==> flow/design.v <==
module MatrixMultUnit(
  input wire reset_n                      ,  
  input wire clk                          ,
  input wire dut_valid                    , 
  output wire dut_ready                   ,
  output wire                           dut__tb__sram_input_write_enable  ,
  output wire [16-1 : 0     ]   dut__tb__sram_input_write_address ,
  output wire [32-1 : 0     ]   dut__tb__sram_input_write_data    ,
  output reg  [16-1 : 0     ]   dut__tb__sram_input_read_address  , 
  input  wire [32-1 : 0     ]   tb__dut__sram_input_read_data     ,     
  output wire                           dut__tb__sram_weight_write_enable  ,
  output wire [16-1 : 0     ]   dut__tb__sram_weight_write_address ,
  output wire [32-1 : 0     ]   dut__tb__sram_weight_write_data    ,
  output reg  [16-1 : 0     ]   dut__tb__sram_weight_read_address  , 
  input  wire [32-1 : 0     ]   tb__dut__sram_weight_read_data     ,     
  output wire                           dut__tb__sram_result_write_enable  ,
  output reg  [16-1 : 0     ]   dut__tb__sram_result_write_address ,
  output wire [32-1 : 0     ]   dut__tb__sram_result_write_data    ,
  output reg  [16-1 : 0     ]   dut__tb__sram_result_read_address  , 
  input  wire [32-1 : 0     ]   tb__dut__sram_result_read_data     ,    
  output wire                           dut__tb__sram_scratchpad_write_enable  ,
  output reg  [16-1 : 0     ]   dut__tb__sram_scratchpad_write_address ,
  output wire [32-1 : 0     ]   dut__tb__sram_scratchpad_write_data    ,
  output reg  [16-1 : 0     ]   dut__tb__sram_scratchpad_read_address  , 
  input  wire [32-1 : 0     ]   tb__dut__sram_scratchpad_read_data  
);
parameter one_address_offset = 12'h1;
parameter idle_state = 4'd0;
parameter get_dimension_state = 4'd1;
parameter accumulating_state = 4'd2;
parameter writing_state = 4'd3;
parameter next_multiplication_setup_state = 4'd4;
parameter setup_multiplication_2_state = 4'd5;
parameter setup_multiplication_3_state = 4'd6;
parameter setup_multiplication_4_state = 4'd7;
parameter setup_multiplication_5_state = 4'd8;
wire my_clock; 
assign my_clock = clk; 
reg [3:0] next_state, current_state;
reg  [32-1 : 0     ]  input_data;
reg  [32-1 : 0     ]  weight_data;
reg  [32-1 : 0     ]  accumulated_result; 
wire [32-1 : 0     ]  mac_result_z;
reg [16-1 : 0     ] input_read_address_next;
reg [16-1 : 0     ] weight_read_address_next;
reg [16-1 : 0     ] result_write_address_next;
reg [16-1 : 0     ] scratchpad_write_address_next;
reg [16-1 : 0     ] next_input_matrix_first_address;
reg [16-1 : 0     ] next_weight_matrix_first_address;
reg [16-1 : 0     ] first_element_of_calculated_input_row_address;
reg [16-1 : 0     ] last_element_of_calculated_input_row_address;
reg [16-1 : 0     ] first_element_of_calculated_weight_matrix_address;
reg [16-1 : 0     ] last_element_of_calculated_weight_matrix_address;
reg [7:0] counter_total_element_in_result_matrix; 
reg [7:0] counter_go_write; 
reg [2:0] counter_next_step;
reg [1:0] counter_3_cycle;
reg [7:0] number_of_input_rows, number_of_input_cols;
reg [7:0] number_of_weight_rows, number_of_weight_cols;
assign dut__tb__sram_input_write_enable = 0;
assign dut__tb__sram_weight_write_enable = 0;
assign dut__tb__sram_input_write_address = 0;
assign dut__tb__sram_input_write_data = 0;
assign dut__tb__sram_weight_write_address = 0;
assign dut__tb__sram_weight_write_data = 0;
always @(posedge clk or negedge reset_n)begin
  if(!reset_n)
    input_read_address_next <= 0;
  else if(current_state == idle_state)
    input_read_address_next <= dut_valid ? one_address_offset : 0;
  else if(dut_valid == 1)
    input_read_address_next <= input_read_address_next + one_address_offset; 
  else if(current_state == idle_state)
    input_read_address_next <= 0;
  else if(current_state == get_dimension_state)
    input_read_address_next <= input_read_address_next + one_address_offset;
  else if((counter_next_step == 6) && (weight_read_address_next == last_element_of_calculated_weight_matrix_address + number_of_weight_cols)) 
    input_read_address_next <= last_element_of_calculated_input_row_address + one_address_offset; 
  else if((counter_next_step == 6) && (weight_read_address_next > last_element_of_calculated_weight_matrix_address))
    input_read_address_next <= first_element_of_calculated_input_row_address; 
  else if((weight_read_address_next == last_element_of_calculated_weight_matrix_address + one_address_offset) && ((current_state == accumulating_state) || (current_state == writing_state) || (current_state == get_dimension_state) || (current_state == setup_multiplication_2_state) || (current_state == setup_multiplication_3_state) || (current_state == setup_multiplication_4_state) || (current_state == setup_multiplication_5_state)))
    input_read_address_next <= last_element_of_calculated_input_row_address + one_address_offset; 
  else if((input_read_address_next == last_element_of_calculated_input_row_address + one_address_offset) && ((current_state == accumulating_state) || (current_state == writing_state) || (current_state == get_dimension_state) || (current_state == setup_multiplication_2_state) || (current_state == setup_multiplication_3_state) || (current_state == setup_multiplication_4_state) || (current_state == setup_multiplication_5_state)))
    input_read_address_next <= first_element_of_calculated_input_row_address; 
  else if((current_state == accumulating_state) || (current_state == writing_state))
    input_read_address_next <= input_read_address_next + one_address_offset;
  else if((current_state == next_multiplication_setup_state) && (counter_next_step == 2))
    input_read_address_next <= next_input_matrix_first_address;
  else if((current_state == next_multiplication_setup_state) && (counter_next_step == 3))
    input_read_address_next <= next_input_matrix_first_address;
  else if((current_state == next_multiplication_setup_state) && (counter_next_step == 4))
    input_read_address_next <= next_input_matrix_first_address;
  else if((current_state == next_multiplication_setup_state) && (counter_next_step == 5))
    input_read_address_next <= next_input_matrix_first_address;
  else 
    input_read_address_next <= input_read_address_next + one_address_offset;
end
always @(posedge clk or negedge reset_n) begin
  if(!reset_n)
    dut__tb__sram_input_read_address <= 0; 
  else if((current_state == idle_state) || (next_state == idle_state))
    dut__tb__sram_input_read_address <= 0; 
  else if(counter_next_step <= 4)
    dut__tb__sram_input_read_address <= input_read_address_next;
end
always @(posedge clk or negedge reset_n) begin
  if(!reset_n)
    dut__tb__sram_result_read_address <= 0;
  else if(current_state == idle_state)
    dut__tb__sram_result_read_address <= 0;
  else if(counter_next_step > 4)
    dut__tb__sram_result_read_address <= input_read_address_next; 
end
always @(posedge clk or negedge reset_n)begin
  if(!reset_n)
    weight_read_address_next <= 0; 
  else if(current_state == idle_state)
    weight_read_address_next <= dut_valid ? one_address_offset : 0;
  else if(dut_valid == 1)
    weight_read_address_next <= weight_read_address_next + one_address_offset;
  else if(current_state == idle_state)
    weight_read_address_next <= 0;
  else if(current_state == get_dimension_state)
    weight_read_address_next <= weight_read_address_next + one_address_offset;
  else if((counter_next_step == 6) && (weight_read_address_next == last_element_of_calculated_weight_matrix_address + number_of_weight_cols) && ((current_state == accumulating_state) || (current_state == writing_state) || (current_state == get_dimension_state) || (current_state == setup_multiplication_2_state) || (current_state == setup_multiplication_3_state) || (current_state == setup_multiplication_4_state) || (current_state == setup_multiplication_5_state)))
    weight_read_address_next <= first_element_of_calculated_weight_matrix_address;
  else if((counter_next_step == 6) && (weight_read_address_next > last_element_of_calculated_weight_matrix_address) && ((current_state == accumulating_state) || (current_state == writing_state) || (current_state == get_dimension_state) || (current_state == setup_multiplication_2_state) || (current_state == setup_multiplication_3_state) || (current_state == setup_multiplication_4_state) || (current_state == setup_multiplication_5_state)))
    weight_read_address_next <= weight_read_address_next - number_of_input_rows*(number_of_weight_cols) + one_address_offset;  
  else if(counter_next_step == 6) 
    weight_read_address_next <= weight_read_address_next + number_of_weight_cols;  
  else if((counter_next_step < 6) && (weight_read_address_next == last_element_of_calculated_weight_matrix_address + one_address_offset) && (input_read_address_next == last_element_of_calculated_input_row_address + one_address_offset)) 
    weight_read_address_next <= first_element_of_calculated_weight_matrix_address; 
  else if(input_read_address_next == last_element_of_calculated_input_row_address + one_address_offset)
    weight_read_address_next <= weight_read_address_next; 
  else if((current_state == next_multiplication_setup_state) && (counter_next_step == 2))
    weight_read_address_next <= next_weight_matrix_first_address;
  else if((current_state == next_multiplication_setup_state) && (counter_next_step == 3))
    weight_read_address_next <= next_weight_matrix_first_address;
  else if((current_state == next_multiplication_setup_state) && (counter_next_step == 4))
    weight_read_address_next <= next_weight_matrix_first_address;
  else if((current_state == next_multiplication_setup_state) && (counter_next_step == 5))
    weight_read_address_next <= next_weight_matrix_first_address;
  else 
    weight_read_address_next <= weight_read_address_next + one_address_offset;
end
always @(posedge clk or negedge reset_n) begin
  if(!reset_n)
    dut__tb__sram_weight_read_address <= 0; 
  else if((current_state == idle_state) || (next_state == idle_state))
    dut__tb__sram_weight_read_address <= 0; 
  else if(counter_next_step <= 4)
    dut__tb__sram_weight_read_address <= weight_read_address_next;
end
always @(posedge clk or negedge reset_n) begin
  if(!reset_n)
    dut__tb__sram_scratchpad_read_address <= 0;
  else if(current_state == idle_state)
    dut__tb__sram_scratchpad_read_address <= 0; 
  else if(counter_next_step > 4)
    dut__tb__sram_scratchpad_read_address <= weight_read_address_next; 
end
always @(posedge clk or negedge reset_n) begin
  if(!reset_n)
    result_write_address_next <= 0;
  else if(current_state == idle_state)
    result_write_address_next <= 0;
  else if(current_state == writing_state)
    result_write_address_next <= result_write_address_next + one_address_offset;
  else 
    result_write_address_next <= result_write_address_next;
end
always @(posedge clk or negedge reset_n) 
begin
    if (!reset_n) 
      dut__tb__sram_result_write_address <= 0;         
    else if(current_state == idle_state)
      dut__tb__sram_result_write_address <= 0; 
    else
      dut__tb__sram_result_write_address <= result_write_address_next;           
end
always @(posedge clk or negedge reset_n)begin
  if(!reset_n)
      scratchpad_write_address_next <= 0;            
  else if(current_state == idle_state)
      scratchpad_write_address_next <= 0;  
  else if(current_state == writing_state)
      scratchpad_write_address_next <= scratchpad_write_address_next + one_address_offset; 
  else 
      scratchpad_write_address_next <= scratchpad_write_address_next; 
end
always @(posedge clk or negedge reset_n)begin
  if (!reset_n) 
    dut__tb__sram_scratchpad_write_address <= 0;         
  else if(current_state == idle_state)
    dut__tb__sram_scratchpad_write_address <= 0;
  else
    dut__tb__sram_scratchpad_write_address <= scratchpad_write_address_next;           
end
always @(posedge clk or negedge reset_n) begin
  if(!reset_n)  
    first_element_of_calculated_input_row_address <= 0;
  else if(current_state == idle_state)
    first_element_of_calculated_input_row_address <= 0;
  else if(current_state == get_dimension_state) 
    first_element_of_calculated_input_row_address <= 1;
  else if((counter_next_step == 6) && (weight_read_address_next == last_element_of_calculated_weight_matrix_address + number_of_weight_cols))  
    first_element_of_calculated_input_row_address <= first_element_of_calculated_input_row_address + number_of_input_rows;
  else if((counter_next_step == 5) && (weight_read_address_next == last_element_of_calculated_weight_matrix_address + one_address_offset))
    first_element_of_calculated_input_row_address <= first_element_of_calculated_input_row_address + number_of_weight_cols;
  else if((counter_next_step < 5) && (weight_read_address_next == last_element_of_calculated_weight_matrix_address + one_address_offset))
    first_element_of_calculated_input_row_address <= first_element_of_calculated_input_row_address + number_of_input_cols;
  else if((current_state == next_multiplication_setup_state) && (counter_next_step == 2))
    first_element_of_calculated_input_row_address <= 1;
  else if((current_state == next_multiplication_setup_state) && (counter_next_step == 3))
    first_element_of_calculated_input_row_address <= 1;
  else if((current_state == next_multiplication_setup_state) && (counter_next_step == 4))
    first_element_of_calculated_input_row_address <= 0;
  else if((current_state == next_multiplication_setup_state) && (counter_next_step == 5))
    first_element_of_calculated_input_row_address <= 3*(number_of_input_rows * number_of_weight_cols);  
  else 
    first_element_of_calculated_input_row_address <= first_element_of_calculated_input_row_address;
end
always @(posedge clk or negedge reset_n) begin
  if(!reset_n)
    last_element_of_calculated_input_row_address <= 0;
  else if(current_state == idle_state)
    last_element_of_calculated_input_row_address <= 0;
  else if(current_state == get_dimension_state)
    last_element_of_calculated_input_row_address <= input_data[15:0];
  else if((counter_next_step == 6) && (weight_read_address_next == last_element_of_calculated_weight_matrix_address + number_of_weight_cols) && (input_read_address_next == last_element_of_calculated_input_row_address + one_address_offset))
    last_element_of_calculated_input_row_address <= last_element_of_calculated_input_row_address + number_of_input_rows; 
  else if((counter_next_step == 5) && (weight_read_address_next == last_element_of_calculated_weight_matrix_address + one_address_offset) && (input_read_address_next == last_element_of_calculated_input_row_address + one_address_offset))
    last_element_of_calculated_input_row_address <= last_element_of_calculated_input_row_address + number_of_weight_cols;
  else if((counter_next_step < 5) && (weight_read_address_next == last_element_of_calculated_weight_matrix_address + one_address_offset) && (input_read_address_next == last_element_of_calculated_input_row_address + one_address_offset))
    last_element_of_calculated_input_row_address <= last_element_of_calculated_input_row_address + number_of_input_cols;
  else if((current_state == next_multiplication_setup_state) && (counter_next_step == 2))
    last_element_of_calculated_input_row_address <= number_of_input_cols;
  else if((current_state == next_multiplication_setup_state) && (counter_next_step == 3))
    last_element_of_calculated_input_row_address <= number_of_input_cols; 
  else if((current_state == next_multiplication_setup_state) && (counter_next_step == 4))
    last_element_of_calculated_input_row_address <= number_of_weight_cols - 1;
  else if((current_state == next_multiplication_setup_state) && (counter_next_step == 5))
    last_element_of_calculated_input_row_address <=  (3*(number_of_input_rows * number_of_weight_cols)) + number_of_input_rows - 1;  
  else 
    last_element_of_calculated_input_row_address <= last_element_of_calculated_input_row_address;
end
always @(posedge clk or negedge reset_n) begin
  if(!reset_n)
    first_element_of_calculated_weight_matrix_address <= 0;
  else if(current_state == idle_state)
    first_element_of_calculated_weight_matrix_address <= 0;
  else if(current_state == get_dimension_state)
    first_element_of_calculated_weight_matrix_address <= 1;  
  else if((current_state == next_multiplication_setup_state) && (counter_next_step == 2))
    first_element_of_calculated_weight_matrix_address <= first_element_of_calculated_weight_matrix_address + number_of_weight_rows * number_of_weight_cols;  
  else if((current_state == next_multiplication_setup_state) && (counter_next_step == 3))
    first_element_of_calculated_weight_matrix_address <= first_element_of_calculated_weight_matrix_address + number_of_weight_rows * number_of_weight_cols;  
  else if((current_state == next_multiplication_setup_state) && (counter_next_step == 4))
    first_element_of_calculated_weight_matrix_address <= number_of_input_rows * number_of_weight_cols;  
  else if((current_state == next_multiplication_setup_state) && (counter_next_step == 5))
    first_element_of_calculated_weight_matrix_address <= first_element_of_calculated_weight_matrix_address + (number_of_input_rows * number_of_weight_cols);  
  else
    first_element_of_calculated_weight_matrix_address <= first_element_of_calculated_weight_matrix_address;
end
always @(posedge clk or negedge reset_n) begin
  if(!reset_n)
    last_element_of_calculated_weight_matrix_address <= 0;
  else if(current_state == idle_state)
    last_element_of_calculated_weight_matrix_address <= 0;
  else if(current_state == get_dimension_state)
    last_element_of_calculated_weight_matrix_address <= number_of_weight_rows * number_of_weight_cols;  
  else if((current_state == next_multiplication_setup_state) && (counter_next_step == 2))
    last_element_of_calculated_weight_matrix_address <= last_element_of_calculated_weight_matrix_address + number_of_weight_rows * number_of_weight_cols;  
  else if((current_state == next_multiplication_setup_state) && (counter_next_step == 3))
    last_element_of_calculated_weight_matrix_address <= last_element_of_calculated_weight_matrix_address + number_of_weight_rows * number_of_weight_cols;  
  else if((current_state == next_multiplication_setup_state) && (counter_next_step == 4))
    last_element_of_calculated_weight_matrix_address <= 2 * number_of_input_rows * number_of_weight_cols - 1;  
  else if((current_state == next_multiplication_setup_state) && (counter_next_step == 5))
    last_element_of_calculated_weight_matrix_address <= last_element_of_calculated_weight_matrix_address + (number_of_input_rows * number_of_weight_cols);  
  else
    last_element_of_calculated_weight_matrix_address <= last_element_of_calculated_weight_matrix_address;
end
always @(posedge clk or negedge reset_n)
begin
  if(!reset_n) 
    next_input_matrix_first_address <= 0;
  else if(current_state == idle_state)
    next_input_matrix_first_address <= 0;
  else if(current_state == get_dimension_state)
    next_input_matrix_first_address <= 1; 
  else if((current_state == next_multiplication_setup_state) && (counter_next_step == 2))
    next_input_matrix_first_address <= 1; 
  else if((current_state == next_multiplication_setup_state) && (counter_next_step == 3))
    next_input_matrix_first_address <= 0; 
  else if((current_state == next_multiplication_setup_state) && (counter_next_step == 4))
    next_input_matrix_first_address <= 3*(number_of_input_rows * number_of_weight_cols);  
  else 
    next_input_matrix_first_address <= next_input_matrix_first_address;
end
always @(posedge clk or negedge reset_n)begin
  if(!reset_n)
    next_weight_matrix_first_address <= 0;
  else if(current_state == idle_state)
    next_weight_matrix_first_address <= 0;
  else if(current_state == get_dimension_state)
    next_weight_matrix_first_address <= number_of_weight_rows * number_of_weight_cols + 1;  
  else if((current_state == next_multiplication_setup_state) && ((counter_next_step == 2)))
    next_weight_matrix_first_address <= next_weight_matrix_first_address + (number_of_weight_rows * number_of_weight_cols);  
  else if((current_state == next_multiplication_setup_state) && (counter_next_step == 3))
    next_weight_matrix_first_address <= number_of_input_rows * number_of_weight_cols;  
  else if((current_state == next_multiplication_setup_state) && (counter_next_step == 4))
    next_weight_matrix_first_address <= 2 * number_of_input_rows * number_of_weight_cols;  
  else 
    next_weight_matrix_first_address <= next_weight_matrix_first_address;
end
always @(posedge clk or negedge reset_n) 
begin
    if(!reset_n)begin
      number_of_input_rows <= 0;
      number_of_input_cols <= 0;
      number_of_weight_rows <= 0;
      number_of_weight_cols <= 0;
    end else if(current_state == idle_state)begin
      number_of_input_rows <= 0;
      number_of_input_cols <= 0;
      number_of_weight_rows <= 0;
      number_of_weight_cols <= 0;
    end else if(current_state == get_dimension_state)   begin
      number_of_input_rows <= input_data[31:16];  
      number_of_input_cols <= input_data[15:0];
      number_of_weight_rows <= weight_data[31:16];
      number_of_weight_cols <= weight_data[15:0];
    end else begin
      number_of_input_rows <= number_of_input_rows;
      number_of_input_cols <= number_of_input_cols;
      number_of_weight_rows <= number_of_weight_rows;
      number_of_weight_cols <= number_of_weight_cols;
    end        
end
always @(posedge clk or negedge reset_n)begin
  if(!reset_n)
    counter_go_write <= 0;
  else if(current_state == idle_state)
    counter_go_write <= 0; 
  else if(current_state == get_dimension_state)
    counter_go_write <= input_data[15:0] - 1;  
  else if(current_state == accumulating_state) 
    counter_go_write <= counter_go_write - 1;
  else if((current_state == writing_state) && (counter_next_step == 6))
    counter_go_write <= number_of_input_rows - 1; 
  else if((current_state == writing_state) && (counter_next_step == 5)) 
    counter_go_write <= number_of_weight_cols - 1;  
  else if((current_state == writing_state) && (counter_next_step < 5))
    counter_go_write <= number_of_input_cols - 1;
  else if(current_state == setup_multiplication_2_state)
    counter_go_write <= number_of_input_cols - 1;
  else if(current_state == setup_multiplication_3_state)
    counter_go_write <= number_of_input_cols - 1;
  else if(current_state == setup_multiplication_4_state)
    counter_go_write <= number_of_weight_cols - 1;  
  else if(current_state == setup_multiplication_5_state)
    counter_go_write <= number_of_input_rows - 1;  
  else 
    counter_go_write <= counter_go_write; 
end
always @(posedge clk or negedge reset_n) 
begin
  if(!reset_n)
    counter_total_element_in_result_matrix <= 0;
  else if (current_state == idle_state)
    counter_total_element_in_result_matrix <= 0;     
  else if (current_state == get_dimension_state)
    counter_total_element_in_result_matrix <= (input_data[31:16] * weight_data[15:0]) - 1; 
  else if (current_state == writing_state) 
    counter_total_element_in_result_matrix <= counter_total_element_in_result_matrix - 1;
  else if (current_state == setup_multiplication_2_state) 
    counter_total_element_in_result_matrix <= (number_of_input_rows * number_of_weight_cols) - 1;
  else if (current_state == setup_multiplication_3_state) 
    counter_total_element_in_result_matrix <= (number_of_input_rows * number_of_weight_cols) - 1;
  else if (current_state == setup_multiplication_4_state) 
    counter_total_element_in_result_matrix <= (number_of_input_rows * number_of_input_rows) - 1;   
  else if (current_state == setup_multiplication_5_state) 
    counter_total_element_in_result_matrix <= (number_of_input_rows * number_of_weight_cols) - 1; 
  else 
    counter_total_element_in_result_matrix <= counter_total_element_in_result_matrix;  
end
always @(posedge clk or negedge reset_n) begin
  if(!reset_n)begin
    counter_next_step <= 0;
  end else if(current_state == idle_state) begin
    counter_next_step <= 2;
  end else if(current_state == next_multiplication_setup_state)begin
    counter_next_step <= counter_next_step + 1;
  end else
    counter_next_step <= counter_next_step;
end
always @(posedge clk or negedge reset_n)begin
  if(!reset_n)
    counter_3_cycle <= 0;
  else if(current_state == idle_state) 
    counter_3_cycle <= 2;
  else if (current_state == get_dimension_state)
    counter_3_cycle <= counter_3_cycle - 1;
  else if(current_state == setup_multiplication_2_state) 
    counter_3_cycle <= counter_3_cycle - 1;
  else if(current_state == setup_multiplication_3_state) 
    counter_3_cycle <= counter_3_cycle - 1;
  else if(current_state == setup_multiplication_4_state) 
    counter_3_cycle <= counter_3_cycle - 1;
  else if(current_state == setup_multiplication_5_state) 
    counter_3_cycle <= counter_3_cycle - 1;
  else 
    counter_3_cycle <= 2;
end
always @(posedge clk or negedge reset_n) 
begin
    if(!reset_n)begin
      input_data <= 0;      
      weight_data <= 0;        
    end else if(current_state == idle_state)begin
      input_data <= 0;      
      weight_data <= 0;  
    end else if(counter_next_step <= 4)begin 
      input_data <= tb__dut__sram_input_read_data;      
      weight_data <= tb__dut__sram_weight_read_data;
    end else begin 
      input_data <= tb__dut__sram_result_read_data;      
      weight_data <= tb__dut__sram_scratchpad_read_data;
    end 
end
interger_accumulated_matrix_multiplication u1( 
  .input_data(input_data),   
  .weight_data(weight_data),  
  .accumulated_result_data(accumulated_result),
  .result_data(mac_result_z)
);
always @(posedge clk or negedge reset_n)begin
  if(!reset_n)
    accumulated_result <= 0;
  else if (current_state == idle_state)
    accumulated_result <= 0;
  else if((current_state == accumulating_state))
    accumulated_result <= mac_result_z;
  else if(current_state == writing_state)
    accumulated_result <= 0;
  else if(current_state == next_multiplication_setup_state)
    accumulated_result <= 0;
  else if(current_state == setup_multiplication_2_state)
    accumulated_result <= 0;
  else if(current_state == setup_multiplication_3_state)
    accumulated_result <= 0;
  else if(current_state == setup_multiplication_4_state)
    accumulated_result <= 0;
  else if(current_state == setup_multiplication_5_state)
    accumulated_result <= 0;
  else 
    accumulated_result <= accumulated_result;
end
assign dut__tb__sram_result_write_data = accumulated_result;
assign dut__tb__sram_result_write_enable = (current_state == writing_state) ? 1 : 0;
assign dut__tb__sram_scratchpad_write_data = accumulated_result;
assign dut__tb__sram_scratchpad_write_enable = (current_state == writing_state) ? 1 : 0;
always @(posedge clk or negedge reset_n) begin
  if(!reset_n)
    current_state <= 0;
  else 
    current_state <= next_state;
end
always @(*) begin
  case (current_state)
    idle_state:begin
      if (dut_valid == 1)  
        next_state = get_dimension_state;
      else  
        next_state = idle_state;
    end
    get_dimension_state:begin
      if(counter_3_cycle != 0)
        next_state = get_dimension_state;
      else 
        next_state = accumulating_state;
    end
    accumulating_state: begin 
      if(counter_go_write == 0)
        next_state = writing_state;
      else 
        next_state = accumulating_state;
    end
    writing_state:begin
      if(counter_total_element_in_result_matrix != 0) 
        next_state = accumulating_state;
      else 
        next_state = next_multiplication_setup_state;
    end
    next_multiplication_setup_state:begin
      if(counter_next_step == 2)
        next_state = setup_multiplication_2_state;
      else if(counter_next_step == 3)
        next_state = setup_multiplication_3_state;
      else if(counter_next_step == 4)
        next_state = setup_multiplication_4_state;
      else if(counter_next_step == 5)
        next_state = setup_multiplication_5_state;
      else if(counter_next_step == 6)
        next_state = idle_state; 
      else 
        next_state = next_multiplication_setup_state;
    end
    setup_multiplication_2_state:begin
      if(counter_3_cycle == 0) 
        next_state = accumulating_state;
      else  
        next_state = setup_multiplication_2_state;
    end
    setup_multiplication_3_state:begin
      if(counter_3_cycle == 0) 
        next_state = accumulating_state;
      else  
        next_state = setup_multiplication_3_state;
    end
    setup_multiplication_4_state:begin
      if(counter_3_cycle == 0) 
        next_state = accumulating_state;
      else  
        next_state = setup_multiplication_4_state;
    end
    setup_multiplication_5_state:begin
      if(counter_3_cycle == 0) 
        next_state = accumulating_state;
      else  
        next_state = setup_multiplication_5_state;
    end
    default: next_state = idle_state;
  endcase
end
assign dut_ready = (current_state == idle_state) ? 1:0;
endmodule
module interger_accumulated_matrix_multiplication ( 
  input wire [32-1  : 0] input_data,
  input wire [32-1  : 0] weight_data,
  input wire [32-1 : 0] accumulated_result_data,
  output wire [32-1 : 0] result_data
);
  assign result_data = (input_data * weight_data) + accumulated_result_data;
endmodule
==> flow/run.sh <==
#!/bin/bash
# the make line also repeats each setting of config.mk as NAME=value (left out here)
make -C /OpenROAD-flow-scripts/flow DESIGN_CONFIG=/design/flow/config.mk WORK_HOME=/design/flow/orfs CLKGATE_MAP_FILE= finish
==> flow/config.mk <==
export PLATFORM = sky130hd
export DESIGN_NAME = MatrixMultUnit
export DESIGN_NICKNAME = MatrixMultUnit
export VERILOG_FILES = /design/flow/design.v
export SDC_FILE = /design/flow/constraint.sdc
export NUM_CORES = 4
export LEC_CHECK = 0
export CAP_MARGIN = 20
export CORE_MARGIN = 2
export CORE_UTILIZATION = 66
export CTS_CLUSTER_DIAMETER = 231
export SLEW_MARGIN = 20
==> flow/constraint.sdc <==
create_clock -name core_clock -period 6.3 [get_ports {clk}]
set_input_delay 1.2600 -clock core_clock [delete_from_list [all_inputs] [get_ports {clk}]]
set_output_delay 1.2600 -clock core_clock [all_outputs]
set_load 0.01 [all_outputs]
==> results of run 1 <==
==> metrics by stage <==
stage / setup TNS, ns / util, %
floorplan: -1.85 / -
detailed placement: -11.20 / 75.5
global route: -18.61 / 81.2
CTS: -5.05 / 79.4
global placement: -7.37 / 75.5
finish: -12.34 / 81.2
==> layout make-up <==
| cell class | instances | share of cell area (%) |
|---|---|---|
| Multi-Input combinational cell | 5046 | 62.5 |
| Sequential cell | 414 | 15.3 |
| Timing Repair Buffer | 988 | 13.1 |
| Tap cell | 1080 | 1.99 |
| Clock buffer | 65 | 2.06 |
| Antenna cell | 4 | 0.0148 |
| Clock inverter | 27 | 0.571 |
| Inverter | 803 | 4.46 |
==> per-layer routing <==
metal	vias to the layer above	routed length, um	track usage, %
met3	1041	25100	11.8
met5	-	115	0
met2	3626	85900	67.3
met4	16	14800	25.0
met1	25578	71600	57.4
li1	22996	-	-
==> timing repair <==
| action | in CTS | in global routing |
|---|---|---|
| setup endpoints to repair | 30 | 52 |
| buffers inserted | 71 | 52 |
| resized | 203 | 262 |
| hold endpoints to repair | 0 | 0 |
| pin swaps | 144 | 152 |
| cloned | 1 | 1 |
==> changes_impl.md, run 1 <==
## Flow update

* Slack of the worst reg-to-reg path at -0.83 ns
* CTS Hold Buffers Added at 0
* Maximum level of the CTS H-tree at 2
* Die H at 294 um
* Critical Path Sink Type: flop
* Post-detailed-route DRC marker count at 0
* Worst setup timing slack at the placement stage at -0.685 ns
* Number of enable-type register cells in the synthesized netlist at 0
* Portion of the post-synthesis area used by sequential elements at 18.7%
* Unrepaired setup endpoints after global routing: yes
* Relative max-transition margin at 21.2%
* Timing endpoint of the critical path: last_element_of_calculated_input_row_address[14]
* Fraction of synthesis flops using an asynchronous set or reset pin at 100%
* Wire length of the first global-routing pass at 296 mm
* Prevailing logic family in the synthesized netlist: adder cells
* Cts bufs inserted at 51
* Worst Hold Path Cells at 1
* Die outline area at 0.0864 mm^2
* Remaining antenna violation count after routing at 0
* Placed cell area at 0.0630 mm^2
* Buffers & Inverters on Critical Path at 9
* Cell type with the largest total area after synthesis: fa_1
* Number of input and output port buffers inserted at 293
* Cell Count Post-Placement at 8222
* Period utilization at 113%
* Average cell area after synthesis at 8.32 um^2
* Final weighted congestion in routability-driven placement at 1.00
* Number of warning messages in the yosys log at 1
* Number of logic stages on the critical path including buffering at 34
* Max-capacitance violation count at 0
* Warning total across the stage logs at 60
* Final critical-path setup slack at -0.829 ns
* Floorplan core area at 0.0834 mm^2
* Top cells, area: fa_1 20%, dfrtp_1 19%, ha_1 11%, nand2_1 6.8%, inv_1 5.4%
* Leading cell type by number of instances after synthesis: nand2_1
* Post-synth area from yosys stat at 0.0555 mm^2
* Share of the synthesized area in the top cell type at 20.0%
* Logic cell area at 0.0424 mm^2
* CP top delay family: adder cells
* Post-Synthesis Cells at 6670
* Area fraction in and, or, nand and nor cells at 17.2%
* WS Path Type: reg -> reg
* Post-detailed-route wirelength per cell at 23.4 um
* Netlist Area Pre-Place at 0.0555 mm^2
* Synth mux share at 1.19%
* Source of the worst hold timing path: counter_3_cycle[0]
* 1st-pass router iterations at 8
* Fraction of the mapped netlist area in adder cells at 30.7%
* Layout area overhead at 22.1%
* Startpoint of the worst setup timing path: number_of_weight_cols[3]
* XORs/XNORs by Area at 7.59%
* Number of antenna violations at the first check in global routing at 10
* Filler-free cell count of the finished design at 8427
* Vias at 53257
* Prevailing post-synth register cell: dfrtp_1
* R2r startpoint: number_of_weight_cols[3]
* Final Hold Fails at 0
* Leading cell types by count after synthesis: 1012 x nand2_1, 798 x inv_1, 555 x fa_1, 474 x ha_1, 442 x a21oi_1
* Synthesized registers at 414
* Clock skew after layout at 0.0687 ns
* Total number of nets in the final design at 8464
* Worst reg-to-reg path cell count at 34
* Clock tree from TritonCTS: built
* Latest clock arrival within the worst-skew pair at 0.70 ns
* Arrival @ worst endpoint at 7.70 ns
* Post-DP HPWL at 143 mm
* Boundary pin count at 392
* Min-Delay Path Class: reg -> reg
* Unique cell type count in the Yosys netlist at 95
* First-iteration detailed-routing DRC count at 6456
* Delay of the slowest critical-path stage at 0.69 ns
* Highest net fanout along the worst path at 6
* Slowest CP cell: fa_1
* End of the worst register-to-register path: last_element_of_calculated_input_row_address[14]
* Combined global-route utilization of all metal layers at 44.2%
* Die width at 294 um
* Final-report max-slew violation count at 0
* Nature of the critical path startpoint: flop
* Row count at 106
* Vias in the first global route at 52257
* Transition time at the pin with the least slew margin at 1.18 ns
* Cell at the root of the clock tree: clkbuf_16
* Final tally of setup violations at 38
* Total clock sinks at 414
* Worst hold slack at 0.430 ns
* Minimum period implied by the final worst setup slack at 7.13 ns
* Filler cells at 5425
* Required time worst endpoint at 6.87 ns
* Share of synthesized cell area in and-or and or-and compound cells at 14.9%
* Number of cell instances after yosys synthesis at 6670
* Max Clock Freq at 0.140 GHz
* Final wirelength at 197 mm
* Global route total overflow at 0
* Largest net degree at the start of global routing at 146
* Register area at 0.0104 mm^2
* Layout violations: negative setup slack
* Largest buffer count on any clock path at 3
* Finished Cell Area at 0.0678 mm^2
* Clock transition at the registers of the reported paths at 0.06 ns
* Result of the run: complete, but fails checks
* Pre-placement core utilization at 66.5%
* Vias/cell at 6.32
* Worst hold path endpoint: counter_3_cycle[0]
==> run 2, diff against run 1 <==
- CORE_UTILIZATION: 66 -> 71
- CTS_CLUSTER_DIAMETER: 231 -> not set
- CTS_CLUSTER_SIZE: not set -> 41
- clock period: 6.3 -> 6.59 ns (I/O delays scaled with it)
==> run 2 against run 1 <==
The layout still fails its checks (negative setup slack). Cell count is 1.9% lower. Design area is 2.6% lower. Die area is 6.9% lower. Worst setup slack worse by 0.061 ns. Critical endpoint is now accumulated_result[29].
==> changes_impl.md, run 2 <==
## Flow update

* Final wirelength at 212 mm (+7.1%)
* XORs/XNORs by Area at 7.59% (unchanged)
* Global route total overflow at 0 (unchanged)
* Cell type with the largest total area after synthesis: fa_1
* Number of cell instances after yosys synthesis at 6670 (unchanged)
* Top layer in use: met5
* Top cells, area: fa_1 20%, dfrtp_1 19%, ha_1 11%, nand2_1 6.8%, inv_1 5.4%
* Clock transition at the registers of the reported paths at 0.07 ns (about the same)
* Leading cell type by number of instances after synthesis: nand2_1
* Minimum period implied by the final worst setup slack at 7.48 ns (+0.351 ns)
* Slack of the worst reg-to-reg path at -0.89 ns (-0.06 ns)
* Final Hold Fails at 0 (unchanged)
* Nature of the critical path startpoint: flop
* Relative max-transition margin at 25.3% (+4.1 points)
* Metal3 WL at 33.2 mm (+32%)
* Filler-free cell count of the finished design at 8271 (-1.9%)
* WS Path Type: reg -> reg
* Buffers & Inverters on Critical Path at 2 (-7)
* Final critical-path setup slack at -0.889 ns (-0.0608 ns)
* Post-DP HPWL at 142 mm (-0.55%)
* Portion of the post-synthesis area used by sequential elements at 18.7% (unchanged)
* Highest net fanout along the worst path at 10 (+4)
* Leading cell types by count after synthesis: 1012 x nand2_1, 798 x inv_1, 555 x fa_1, 474 x ha_1, 442 x a21oi_1
* Cell-by-cell trace of the critical path: buf_4, nand2_2, fa_1, inv_1, fa_1, fa_1, fa_2, fa_1, fa_1, fa_1, fa_1, ha_4, a21o_1, a21o_1, a21oi_2, nand2b_1, o221ai_4, nand2b_1, a21oi_2, xnor2_1, a22o_1
* Transition time at the pin with the least slew margin at 1.11 ns (-0.0671 ns)
* Worst hold path endpoint: counter_3_cycle[0]
* Unique cell type count in the Yosys netlist at 95 (unchanged)
* Min-Delay Path Class: reg -> reg
* Post-detailed-route wirelength per cell at 25.6 um (+9.2%)
* Die width at 284 um (-3.5%)
* Max-capacitance violation count at 0 (unchanged)
* Finished Cell Area at 0.0660 mm^2 (-2.6%)
* Required time worst endpoint at 7.14 ns (+0.27 ns)
* Number of warning messages in the yosys log at 1 (unchanged)
* Clock tree from TritonCTS: built
* Synthesized registers at 414 (unchanged)
* Number of enable-type register cells in the synthesized netlist at 0 (unchanged)
* Source of the worst hold timing path: counter_3_cycle[0]
* Critical Path Sink Type: flop
* Cts bufs inserted at 50 (-2.0%)
* Result of the run: complete, but fails checks
* Layout area overhead at 18.9%
* End of the worst register-to-register path: accumulated_result[29]
* Total number of nets in the final design at 8342 (-1.4%)
* Die outline area at 0.0804 mm^2 (-6.9%)
* Register area at 0.0104 mm^2 (about the same)
* Vias/cell at 6.71 (+6.2%)
* Unrepaired setup endpoints after global routing: yes
* Average cell area after synthesis at 8.32 um^2 (unchanged)
* Post-synth area from yosys stat at 0.0555 mm^2 (unchanged)
* Prevailing post-synth register cell: dfrtp_1
* Crit-path most repeated cell: fa_1
* Worst reg-to-reg path cell count at 21 (-38%)
* Sum of met2 wire segment lengths after detailed routing at 89.5 mm (+4.2%)
* Delay of the slowest critical-path stage at 0.82 ns (+0.13 ns)
* Worst Hold Path Cells at 1 (unchanged)
* Vias at 55490 (+4.2%)
* Area fraction in and, or, nand and nor cells at 17.2% (unchanged)
* Number of input and output port buffers inserted at 293 (unchanged)
* Final tally of setup violations at 31 (-18%)
* Logic cell area at 0.0415 mm^2 (-2.0%)
* CP top delay family: adder cells
* Remaining antenna violation count after routing at 0 (unchanged)
* Startpoint of the worst setup timing path: input_data[18]
* Cell Count Post-Placement at 8105 (-1.4%)
* Share of the synthesized area in the top cell type at 20.0% (unchanged)
* Wire length of the first global-routing pass at 300 mm (+1.5%)
* Arrival @ worst endpoint at 8.03 ns (+0.33 ns)
* Fraction of synthesis flops using an asynchronous set or reset pin at 100% (unchanged)
* Prevailing logic family in the synthesized netlist: adder cells
* Maximum level of the CTS H-tree at 2 (unchanged)
* Worst hold slack at 0.453 ns (+0.0236 ns)
* Placed cell area at 0.0622 mm^2 (-1.2%)
* Number of antenna violations at the first check in global routing at 17 (+7)
* Largest buffer count on any clock path at 3 (unchanged)
* Fraction of the mapped netlist area in adder cells at 30.7% (unchanged)
* Final weighted congestion in routability-driven placement at 1.01 (+0.82%)
* Total clock sinks at 414 (unchanged)
* 1st-pass router iterations at 12 (+4)
* Layout violations: negative setup slack
* Pre-placement core utilization at 71.6% (+5.1 points)
* Metal1 wirelength at 68.9 mm (-3.8%)
* Latest clock arrival within the worst-skew pair at 0.67 ns (-0.03 ns)
* Largest net degree at the start of global routing at 155 (+6.2%)
* Vias in the first global route at 54342 (+4.0%)
* Final-report max-slew violation count at 0 (unchanged)
* Warning total across the stage logs at 60 (unchanged)
* First-iteration detailed-routing DRC count at 8183 (+27%)
* Row count at 102 (-3.8%)
* Max Clock Freq at 0.134 GHz (-4.7%)
* Number of logic stages on the critical path including buffering at 21 (-38%)
* Synth mux share at 1.19% (unchanged)
* Floorplan core area at 0.0775 mm^2 (-7.1%)
* R2r startpoint: input_data[18]
* Period utilization at 113% (+0.34 points)
* Timing endpoint of the critical path: accumulated_result[29]
* Combined global-route utilization of all metal layers at 47.7% (+3.4 points)
* Cell at the root of the clock tree: clkbuf_16
* Worst setup timing slack at the placement stage at -0.432 ns (+0.253 ns)
* Post-Synthesis Cells at 6670 (unchanged)
* Slowest CP cell: fa_2
* Die H at 284 um (-3.5%)
* Boundary pin count at 392 (unchanged)
* Post-detailed-route DRC marker count at 0 (unchanged)
* Netlist Area Pre-Place at 0.0555 mm^2 (unchanged)
* Filler cells at 4249 (-22%)
* Clock skew after layout at 0.0479 ns (-0.0208 ns)
* Share of synthesized cell area in and-or and or-and compound cells at 14.9% (unchanged)
run 2: repair_timing:
action                                  CTS  global route
endpoints found under the hold margin     0             0
gates resized                           110           225
hold buffers                              0             0
endpoints found under the setup margin   22            36
buffers inserted                         30            39
pin swaps                                53           155
run 2: layout make-up:
type / instances / area share, %
Multi-Input combinational cell: 5046 / 62.9
Sequential cell: 414 / 15.7
Clock buffer: 58 / 2.03
Clock inverter: 33 / 0.721
Inverter: 803 / 4.59
Timing Repair Buffer: 867 / 12.0
Tap cell: 1040 / 1.97
Antenna cell: 10 / 0.0379
run 2: routing by layer:
metal / GRT usage [%] / vias to the layer above
li1: - / 22761
met1: 59.7 / 26149
met5: 0 / -
met2: 72.2 / 4887
met3: 14.1 / 1677
met4: 31.1 / 16
run 2: through the flow:
stage / utilization [%] / setup TNS, ns
3_3_place_gp: 80.3 / -2.07
6_report: 85.2 / -13.13
2_1_floorplan: - / -0.335
3_5_place_dp: 80.3 / -4.45
5_1_grt: 85.2 / -16.32
4_1_cts: 83.6 / -1.50
==> run 3, diff against run 2 <==
- CORE_UTILIZATION: 71 -> 72
- CTS_CLUSTER_DIAMETER: not set -> 355
- CTS_CLUSTER_SIZE: 41 -> 49
- MAX_ROUTING_LAYER: not set -> met4
- PLACE_DENSITY: not set -> 0.64
- clock period: 6.59 -> 6.52 ns (I/O delays scaled with it)
==> run 3 against run 2 <==
The run now fails in global routing (5_1_grt). Synthesized cell count is the same. Synthesized area is the same. Die area shrank 1.4%.
==> changes_impl.md, run 3 <==
## Implementation

* Share of synthesized cell area in and-or and or-and compound cells at 14.9% (unchanged)
* Synth mux share at 1.19% (unchanged)
* Area fraction in and, or, nand and nor cells at 17.2% (unchanged)
* Unique cell type count in the Yosys netlist at 95 (unchanged)
* Final weighted congestion in routability-driven placement at 1.05 (+4.1%)
* Post-Synthesis Cells at 6670 (unchanged)
* Synthesized registers at 414 (unchanged)
* Boundary pin count at 392 (unchanged)
* Average cell area after synthesis at 8.32 um^2 (unchanged)
* Number of cell instances after yosys synthesis at 6670 (unchanged)
* Die width at 282 um (-0.69%)
* Die H at 282 um (-0.69%)
* Post-DP HPWL at 148 mm (+4.4%)
* Portion of the post-synthesis area used by sequential elements at 18.7% (unchanged)
* Largest buffer count on any clock path at 3 (unchanged)
* Cell at the root of the clock tree: clkbuf_16
* Top cells, area: fa_1 20%, dfrtp_1 19%, ha_1 11%, nand2_1 6.8%, inv_1 5.4%
* Pre-placement core utilization at 72.9% (+1.3 points)
* Prevailing post-synth register cell: dfrtp_1
* Combined global-route utilization of all metal layers at 77.3%
* Cell type with the largest total area after synthesis: fa_1
* Share of the synthesized area in the top cell type at 20.0% (unchanged)
* Error that stopped the run: [ERROR GRT-0232] Routing congestion too high. Check the congestion heatmap in the GUI.
* Number of input and output port buffers inserted at 293 (unchanged)
* Global route total overflow at 382
* Floorplan core area at 0.0761 mm^2 (-1.8%)
* CTS Hold Buffers Added at 0 (unchanged)
* Cts bufs inserted at 12 (-76%)
* Die outline area at 0.0793 mm^2 (-1.4%)
* Last stage reached: global routing (5_1_grt)
* Row count at 101 (-0.98%)
* Fraction of synthesis flops using an asynchronous set or reset pin at 100% (unchanged)
* Netlist Area Pre-Place at 0.0555 mm^2 (unchanged)
* Leading cell type by number of instances after synthesis: nand2_1
* Number of enable-type register cells in the synthesized netlist at 0 (unchanged)
* Maximum level of the CTS H-tree at 1 (-1)
* Prevailing logic family in the synthesized netlist: adder cells
* Result of the run: aborted with a tool error
* Number of warning messages in the yosys log at 1 (unchanged)
* Total clock sinks at 414 (unchanged)
* Post-synth area from yosys stat at 0.0555 mm^2 (unchanged)
* XORs/XNORs by Area at 7.59% (unchanged)
* Fraction of the mapped netlist area in adder cells at 30.7% (unchanged)
* Leading cell types by count after synthesis: 1012 x nand2_1, 798 x inv_1, 555 x fa_1, 474 x ha_1, 442 x a21oi_1
## run 3: layer usage
metal / GRT overflow / GRT usage, %
met3: 25 / 60.6
met5: - / -
met2: 220 / 91.7
met4: 114 / 70.1
met1: 23 / 78.8
## run 3: stage by stage
step | worst slack (ns) | hold slack (ns) | std cells | util (%) | instance area [um^2]
global placement | -0.292 | 0.417 | 8099 | 81.8 | 62300
CTS | -0.332 | 0.476 | 8198 | 84.4 | 64200
floorplan | -0.257 | 0.408 | 6767 | - | 56300
detailed placement | -0.555 | 0.434 | 8100 | 81.9 | 62300
## run 3: timing repair
action	CTS
gates cloned	1
setup buffers	81
gates resized	217
endpoints found under the setup margin	27
pin swaps	151
==> run 4, diff against run 3 <==
- ABC_AREA: not set -> 1
- CELL_PAD_IN_SITES_GLOBAL_PLACEMENT: not set -> 1
- CORE_MARGIN: 2 -> 5
- CORE_UTILIZATION: 72 -> 33
- CTS_CLUSTER_DIAMETER: 355 -> not set
- CTS_CLUSTER_SIZE: 49 -> not set
- GPL_TIMING_DRIVEN: not set -> 0
- MAX_ROUTING_LAYER: met4 -> met5
- MIN_ROUTING_LAYER: not set -> met2
- PLACE_DENSITY: 0.64 -> not set
- PLACE_DENSITY_LB_ADDON: not set -> 0.01
- SETUP_SLACK_MARGIN: not set -> 2.14
- SLEW_MARGIN: 20 -> 10
- TNS_END_PERCENT: not set -> 55
- clock period: 6.52 -> 8.94 ns (I/O delays scaled with it)
==> run 4 against run 3 <==
The run now finishes clean. Die area grew 130%. Synthesized area grew 4.4%. Synthesized cell count grew 21%.
==> changes_impl.md, run 4 <==
## Flow update

* Result of the run: finished clean
* Number of warning messages in the yosys log at 1 (unchanged)
* Number of logic stages on the critical path including buffering at 40
* Crit-path most repeated cell: nand2_1
* First-iteration detailed-routing DRC count at 16165
* Total number of nets in the final design at 9962
* WS Path Type: reg -> reg
* Final wirelength at 293 mm
* Total clock sinks at 414 (unchanged)
* Boundary pin count at 392 (unchanged)
* Wire length of the first global-routing pass at 411 mm
* Share of synthesized cell area in and-or and or-and compound cells at 11.8% (-3.1 points)
* Synthesized registers at 414 (unchanged)
* Vias at 80081
* Leading cell type by number of instances after synthesis: nand2_1
* Clock skew after layout at 0.0620 ns
* Cts bufs inserted at 60 (+48)
* Post-detailed-route DRC marker count at 0
* 1st-pass router iterations at 14
* Maximum level of the CTS H-tree at 2 (+1)
* Vias in the first global route at 87481
* Warning total across the stage logs at 49
* Fraction of synthesis flops using an asynchronous set or reset pin at 100% (unchanged)
* Worst hold path endpoint: counter_3_cycle[0]
* Min-Delay Path Class: reg -> reg
* Final tally of setup violations at 0
* Area fraction in and, or, nand and nor cells at 22.7% (+5.5 points)
* Vias/cell at 7.13
* Worst Hold Path Cells at 1
* Nature of the critical path startpoint: flop
* Worst reg-to-reg path cell count at 40
* Largest buffer count on any clock path at 3 (unchanged)
* Slowest CP cell: fa_1
* Unrepaired setup endpoints after global routing: yes
* Die width at 429 um (+52%)
* Netlist Area Pre-Place at 0.0579 mm^2 (+4.4%)
* Post-Synthesis Cells at 8101 (+21%)
* Number of cell instances after yosys synthesis at 8101 (+21%)
* Top cells, area: fa_1 19%, dfrtp_1 18%, nand2_1 13%, ha_1 10%, inv_1 9.8%
* Unique cell type count in the Yosys netlist at 73 (-23%)
* XORs/XNORs by Area at 4.45% (-3.1 points)
* Max Clock Freq at 0.141 GHz
* CTS Hold Buffers Added at 0 (unchanged)
* Max-capacitance violation count at 0
* End of the worst register-to-register path: last_element_of_calculated_input_row_address[13]
* Relative max-transition margin at 9.48%
* CP top delay family: adder cells
* Pre-placement core utilization at 33.3% (-40 points)
* Minimum period implied by the final worst setup slack at 7.09 ns
* Fraction of the mapped netlist area in adder cells at 29.4% (-1.3 points)
* Floorplan core area at 0.174 mm^2 (+130%)
* Global route total overflow at 0
* Source of the worst hold timing path: counter_3_cycle[0]
* Final weighted congestion in routability-driven placement at 1.00 (-4.7%)
* Final core utilization at 41.8%
* Number of enable-type register cells in the synthesized netlist at 0 (unchanged)
* Post-DP HPWL at 227 mm (+53%)
* Number of input and output port buffers inserted at 293 (unchanged)
* Timing endpoint of the critical path: last_element_of_calculated_input_row_address[13]
* Post-synth area from yosys stat at 0.0579 mm^2 (+4.4%)
* Die H at 429 um (+52%)
* Die outline area at 0.184 mm^2 (+130%)
* Leading cell types by count after synthesis: 2026 x nand2_1, 1507 x inv_1, 555 x fa_1, 508 x nor2_1, 474 x ha_1
* Remaining antenna violation count after routing at 0
* Clock transition at the registers of the reported paths at 0.07 ns
* Setup TNS at 0 ns
* R2r startpoint: number_of_input_rows[0]
* Prevailing logic family in the synthesized netlist: adder cells
* Number of antenna violations at the first check in global routing at 3
* Row count at 153 (+51%)
* Cell at the root of the clock tree: clkbuf_16
* Average cell area after synthesis at 7.15 um^2 (-14%)
* Buffers & Inverters on Critical Path at 11
* Post-detailed-route wirelength per cell at 26.1 um
* Final-report max-slew violation count at 0
* Highest net fanout along the worst path at 10
* Period utilization at 79.3%
* Latest clock arrival within the worst-skew pair at 0.79 ns
* Required time worst endpoint at 9.62 ns
* Critical Path Sink Type: flop
* Slack of the worst reg-to-reg path at 1.85 ns
* Transition time at the pin with the least slew margin at 1.36 ns
* Prevailing post-synth register cell: dfrtp_1
* Clock tree from TritonCTS: built
* Cell type with the largest total area after synthesis: fa_1
* Portion of the post-synthesis area used by sequential elements at 17.9% (-0.79 points)
* Layout area overhead at 25.7%
* Delay of the slowest critical-path stage at 0.52 ns
* Largest net degree at the start of global routing at 97
* Synth mux share at 0% (-1.2 points)
* Startpoint of the worst setup timing path: number_of_input_rows[0]
* Combined global-route utilization of all metal layers at 45.8%
* Share of the synthesized area in the top cell type at 19.2% (-0.85 points)
* Arrival @ worst endpoint at 7.77 ns
* Final Hold Fails at 0
==> run 4: per-layer routing <==
| metal | up-vias | part of all wire (%) | routed length [um] | global-route usage (%) |
|---|---|---|---|---|
| met5 | - | 1.5 | 4490 | 20.8 |
| met4 | 126 | 11 | 33300 | 9.85 |
| met3 | 2693 | 39 | 115000 | 59.0 |
| met2 | 22796 | 48 | 140000 | 55.6 |
| met1 | 28078 | 0 | 0 | - |
| li1 | 26388 | - | - | - |
==> run 4: cell type report <==
type	instances	area (um^2)
timing repair buffer	542	5350
sequential	414	10400
clock inverter	32	483
multi-input combinational	5812	42400
tap	2325	2910
buffer	448	3570
fill	18328	101000
inverter	1524	5760
clock buffer	81	1740
antenna	46	115
==> run 4: stage by stage <==
step	hold WS, ns	instance area, um^2	cells	setup slack, ns
after floorplan	0.408	58300	8198	2.19
after global placement	0.424	64200	10816	-15.48
after detailed placement	0.420	64500	10834	-1.06
after CTS	0.428	70300	11080	1.83
after global routing	0.474	72700	11184	1.58
final	0.432	72800	11224	1.85
==> run 4: repair_timing <==
action / in CTS / in global routing
buffers inserted: 133 / 91
endpoints found under the setup margin: 94 / 51
pin swaps: 120 / 226
resized: 673 / 425
==> run 5, diff against run 4 <==
- ABC_AREA: 1 -> not set
- CELL_PAD_IN_SITES_GLOBAL_PLACEMENT: 1 -> not set
- CORE_MARGIN: 5 -> 2
- CORE_UTILIZATION: 33 -> 72
- CTS_CLUSTER_DIAMETER: not set -> 371
- CTS_CLUSTER_SIZE: not set -> 98
- GPL_TIMING_DRIVEN: 0 -> not set
- MAX_ROUTING_LAYER: met5 -> not set
- MIN_ROUTING_LAYER: met2 -> not set
- PLACE_DENSITY_LB_ADDON: 0.01 -> not set
- SETUP_SLACK_MARGIN: 2.14 -> not set
- SLEW_MARGIN: 10 -> 20
- TNS_END_PERCENT: 55 -> 10
- clock period: 8.94 -> 5.5 ns (I/O delays scaled with it)
==> run 5 against run 4 <==
The flow now stops in global routing (5_1_grt). Synthesized area down 4.2%. Die area fell by 57%. Synthesized cell count decreased by 18%.
==> changes_impl.md, run 5 <==
## Implementation

* Number of enable-type register cells in the synthesized netlist at 0 (unchanged)
* Pre-placement core utilization at 72.9% (+40 points)
* Final weighted congestion in routability-driven placement at 1.06 (+6.1%)
* Row count at 101 (-34%)
* Result of the run: aborted with a tool error
* Netlist Area Pre-Place at 0.0555 mm^2 (-4.2%)
* Cell at the root of the clock tree: clkbuf_16
* Synthesized registers at 414 (unchanged)
* Number of warning messages in the yosys log at 1 (unchanged)
* Leading cell type by number of instances after synthesis: nand2_1
* Error that stopped the run: [ERROR GRT-0232] Routing congestion too high. Check the congestion heatmap in the GUI.
* Boundary pin count at 392 (unchanged)
* Placed cell area at 0.0640 mm^2 (-0.70%)
* CTS Hold Buffers Added at 0 (unchanged)
* Synth mux share at 1.19% (+1.2 points)
* Average cell area after synthesis at 8.32 um^2 (+16%)
* Die outline area at 0.0793 mm^2 (-57%)
* Post-Synthesis Cells at 6670 (-18%)
* Die width at 282 um (-34%)
* Combined global-route utilization of all metal layers at 68.3%
* Post-DP HPWL at 154 mm (-32%)
* Die H at 282 um (-34%)
* XORs/XNORs by Area at 7.59% (+3.1 points)
* Portion of the post-synthesis area used by sequential elements at 18.7% (+0.79 points)
* Fraction of synthesis flops using an asynchronous set or reset pin at 100% (unchanged)
* Top cells, area: fa_1 20%, dfrtp_1 19%, ha_1 11%, nand2_1 6.8%, inv_1 5.4%
* Prevailing post-synth register cell: dfrtp_1
* Unique cell type count in the Yosys netlist at 95 (+30%)
* Cts bufs inserted at 8 (-87%)
* Floorplan core area at 0.0761 mm^2 (-56%)
* Share of synthesized cell area in and-or and or-and compound cells at 14.9% (+3.1 points)
* Prevailing logic family in the synthesized netlist: adder cells
* Leading cell types by count after synthesis: 1012 x nand2_1, 798 x inv_1, 555 x fa_1, 474 x ha_1, 442 x a21oi_1
* Last stage reached: global routing (5_1_grt)
* Number of cell instances after yosys synthesis at 6670 (-18%)
* Maximum level of the CTS H-tree at 1 (-1)
* Number of input and output port buffers inserted at 293 (unchanged)
* Area fraction in and, or, nand and nor cells at 17.2% (-5.5 points)
* Fraction of the mapped netlist area in adder cells at 30.7% (+1.3 points)
* Post-synth area from yosys stat at 0.0555 mm^2 (-4.2%)
* Share of the synthesized area in the top cell type at 20.0% (+0.85 points)
* Cell type with the largest total area after synthesis: fa_1
* Total clock sinks at 414 (unchanged)
* Global route total overflow at 2
* Largest buffer count on any clock path at 3 (unchanged)
run 5: what timing repair did:
item | 4_1_cts
setup buffers | 31
setup endpoints to repair | 76
endpoints found under the hold margin | 0
cloned | 1
resized | 208
pin swaps | 93
run 5: metrics by stage:
step                      hold slack (ns)  setup slack [ns]  instances  utilization (%)
after detailed placement            0.422             -1.54       8319             84.2
after global placement              0.425             -1.26       8319             84.2
after floorplan                     0.408             -1.28       6767                -
after CTS                           0.428             -1.31       8363             86.1
run 5: per-layer routing:
metal / overflow / global-route usage [%]
met5: 0 / 31.1
met4: 2 / 59.3
met3: 0 / 52.5
met2: 0 / 85.4
met1: 0 / 71.0
==> run 6, diff against run 5 <==
- ABC_AREA: not set -> 1
- CORE_UTILIZATION: 72 -> 69
- CTS_CLUSTER_DIAMETER: 371 -> 61
- CTS_CLUSTER_SIZE: 98 -> 90
- GPL_ROUTABILITY_DRIVEN: not set -> 1
- MAX_ROUTING_LAYER: not set -> met4
- PLACE_DENSITY: not set -> 0.62
- SETUP_SLACK_MARGIN: not set -> -0.33
- TNS_END_PERCENT: 10 -> 100
- clock period: 5.5 -> 6.9 ns (I/O delays scaled with it)
==> run 6 against run 5 <==
Now fails the layout checks on negative setup slack. Die area is 8.8% higher. Synthesized area up 4.4%. Synthesized cell count is 21% higher.
==> changes_impl.md, run 6 <==
## Flow update

* Post-detailed-route DRC marker count at 0
* Share of the synthesized area in the top cell type at 19.2% (-0.85 points)
* Post-detailed-route wirelength per cell at 23.3 um
* Pre-placement core utilization at 69.4% (-3.5 points)
* Die outline area at 0.0863 mm^2 (+8.8%)
* Global route total overflow at 0
* Portion of the post-synthesis area used by sequential elements at 17.9% (-0.79 points)
* Clock tree from TritonCTS: built
* Layout violations: negative setup slack
* Share of synthesized cell area in and-or and or-and compound cells at 11.8% (-3.1 points)
* Leading cell types by count after synthesis: 2026 x nand2_1, 1507 x inv_1, 555 x fa_1, 508 x nor2_1, 474 x ha_1
* Cell-by-cell trace of the critical path: nand2_1, inv_1, fa_1, inv_1, fa_1, fa_1, fa_1, fa_1, fa_1, fa_1, fa_1, xnor2_1, xor2_1, xor2_1, xor2_1, or2_2, nand2_1, nand2_1, nand2_1, nand2_1, nand2_1, nand2_1, nand3_1, nand2_1
* Cell at the root of the clock tree: clkbuf_16
* Average cell area after synthesis at 7.15 um^2 (-14%)
* Delay of the slowest critical-path stage at 0.69 ns
* Worst setup timing slack at the placement stage at -0.159 ns (+1.38 ns)
* Cell type with the largest total area after synthesis: fa_1
* Worst Hold Path Cells at 1
* Clock skew after layout at 0.0467 ns
* Area fraction in and, or, nand and nor cells at 22.7% (+5.5 points)
* Maximum level of the CTS H-tree at 2 (+1)
* Highest net fanout along the worst path at 9
* Buffers & Inverters on Critical Path at 2
* Transition time at the pin with the least slew margin at 1.07 ns
* Global routing met2 resource utilization at 78.1%
* Top cells, area: fa_1 19%, dfrtp_1 18%, nand2_1 13%, ha_1 10%, inv_1 9.8%
* Max-capacitance violation count at 0
* Total number of nets in the final design at 9483
* Min-Delay Path Class: reg -> reg
* Prevailing post-synth register cell: dfrtp_1
* Number of enable-type register cells in the synthesized netlist at 0 (unchanged)
* Final-report max-slew violation count at 0
* Number of cell instances after yosys synthesis at 8101 (+21%)
* Period utilization at 103%
* Number of logic stages on the critical path including buffering at 24
* Final tally of setup violations at 4
* Boundary pin count at 392 (unchanged)
* Source of the worst hold timing path: counter_3_cycle[0]
* Unique cell type count in the Yosys netlist at 73 (-23%)
* GR Layer Usage met1 at 59.3%
* Total clock sinks at 414 (unchanged)
* Final wirelength at 220 mm
* Final Hold Fails at 0
* Prevailing logic family in the synthesized netlist: adder cells
* Number of antenna violations at the first check in global routing at 9
* Required time worst endpoint at 7.46 ns
* Slack of the worst reg-to-reg path at -0.23 ns
* Latest clock arrival within the worst-skew pair at 0.67 ns
* Synthesized registers at 414 (unchanged)
* Cts bufs inserted at 50 (+42)
* Minimum period implied by the final worst setup slack at 7.13 ns
* Most congested layer reported by global routing: met2
* First-iteration detailed-routing DRC count at 7478
* Clock transition at the registers of the reported paths at 0.07 ns
* R2r startpoint: input_data[21]
* WS Path Type: reg -> reg
* Warning total across the stage logs at 55
* Vias at 59584
* Row count at 106 (+5.0%)
* Final critical-path setup slack at -0.225 ns
* Result of the run: complete, but fails checks
* Slowest CP cell: dfrtp_1
* Floorplan core area at 0.0834 mm^2 (+9.7%)
* XORs/XNORs by Area at 4.45% (-3.1 points)
* Post-DP HPWL at 167 mm (+8.2%)
* Final weighted congestion in routability-driven placement at 1.08 (+1.1%)
* Worst hold path endpoint: counter_3_cycle[0]
* Fraction of the mapped netlist area in adder cells at 29.4% (-1.3 points)
* Combined global-route utilization of all metal layers at 52.4%
* Number of warning messages in the yosys log at 1 (unchanged)
* CP top delay family: adder cells
* Layout area overhead at 11.4%
* Met3 demand-to-capacity share in global routing at 15.4%
* Vias/cell at 6.30
* Wire length of the first global-routing pass at 336 mm
* Fraction of synthesis flops using an asynchronous set or reset pin at 100% (unchanged)
* Die H at 294 um (+4.3%)
* Post-Synthesis Cells at 8101 (+21%)
* Timing endpoint of the critical path: accumulated_result[31]
* End of the worst register-to-register path: accumulated_result[31]
* 1st-pass router iterations at 10
* Largest buffer count on any clock path at 3 (unchanged)
* Critical Path Sink Type: flop
* Largest net degree at the start of global routing at 153
* Max Clock Freq at 0.140 GHz
* Nature of the critical path startpoint: flop
* Leading cell type by number of instances after synthesis: nand2_1
* Worst reg-to-reg path cell count at 24
* Post-synth area from yosys stat at 0.0579 mm^2 (+4.4%)
* Relative max-transition margin at 28.4%
* Netlist Area Pre-Place at 0.0579 mm^2 (+4.4%)
* Arrival @ worst endpoint at 7.69 ns
* Die width at 294 um (+4.3%)
* Vias in the first global route at 59983
* Number of input and output port buffers inserted at 293 (unchanged)
* Startpoint of the worst setup timing path: input_data[21]
* Synth mux share at 0% (-1.2 points)
* Remaining antenna violation count after routing at 0
* Worst hold slack at 0.431 ns
## run 6: metal layers
layer  vias to the layer above  wire length [um]
met1                     27528             73300
met2                      4750             95700
li1                      25572                 -
met3                      1734             29300
met5                         -                 0
met4                         0             21900
## run 6: metrics by stage
stage	TNS, ns	instances	area, um^2	util, %
after floorplan	-0.593	8198	58300	-
after global placement	-0.0163	9345	62400	74.8
after detailed placement	-0.159	9345	62400	74.8
after CTS	-0.281	9438	64300	77.0
after global routing	-5.63	9453	64500	77.3
final	-0.507	9454	64500	77.3
## run 6: cell type report
type | count | area, um^2
fill | 5658 | 18900
inverter | 1524 | 5720
clock buffer | 56 | 1300
sequential | 414 | 10400
timing repair buffer | 521 | 5020
clock inverter | 37 | 559
tap | 1080 | 1350
antenna | 10 | 25.0
multi-input combinational | 5812 | 40100
## run 6: timing repair
action / in CTS / in global routing
endpoints found under the setup margin: 0 / 12
resized: 0 / 50
hold buffers: 0 / 0
setup buffers: 0 / 6
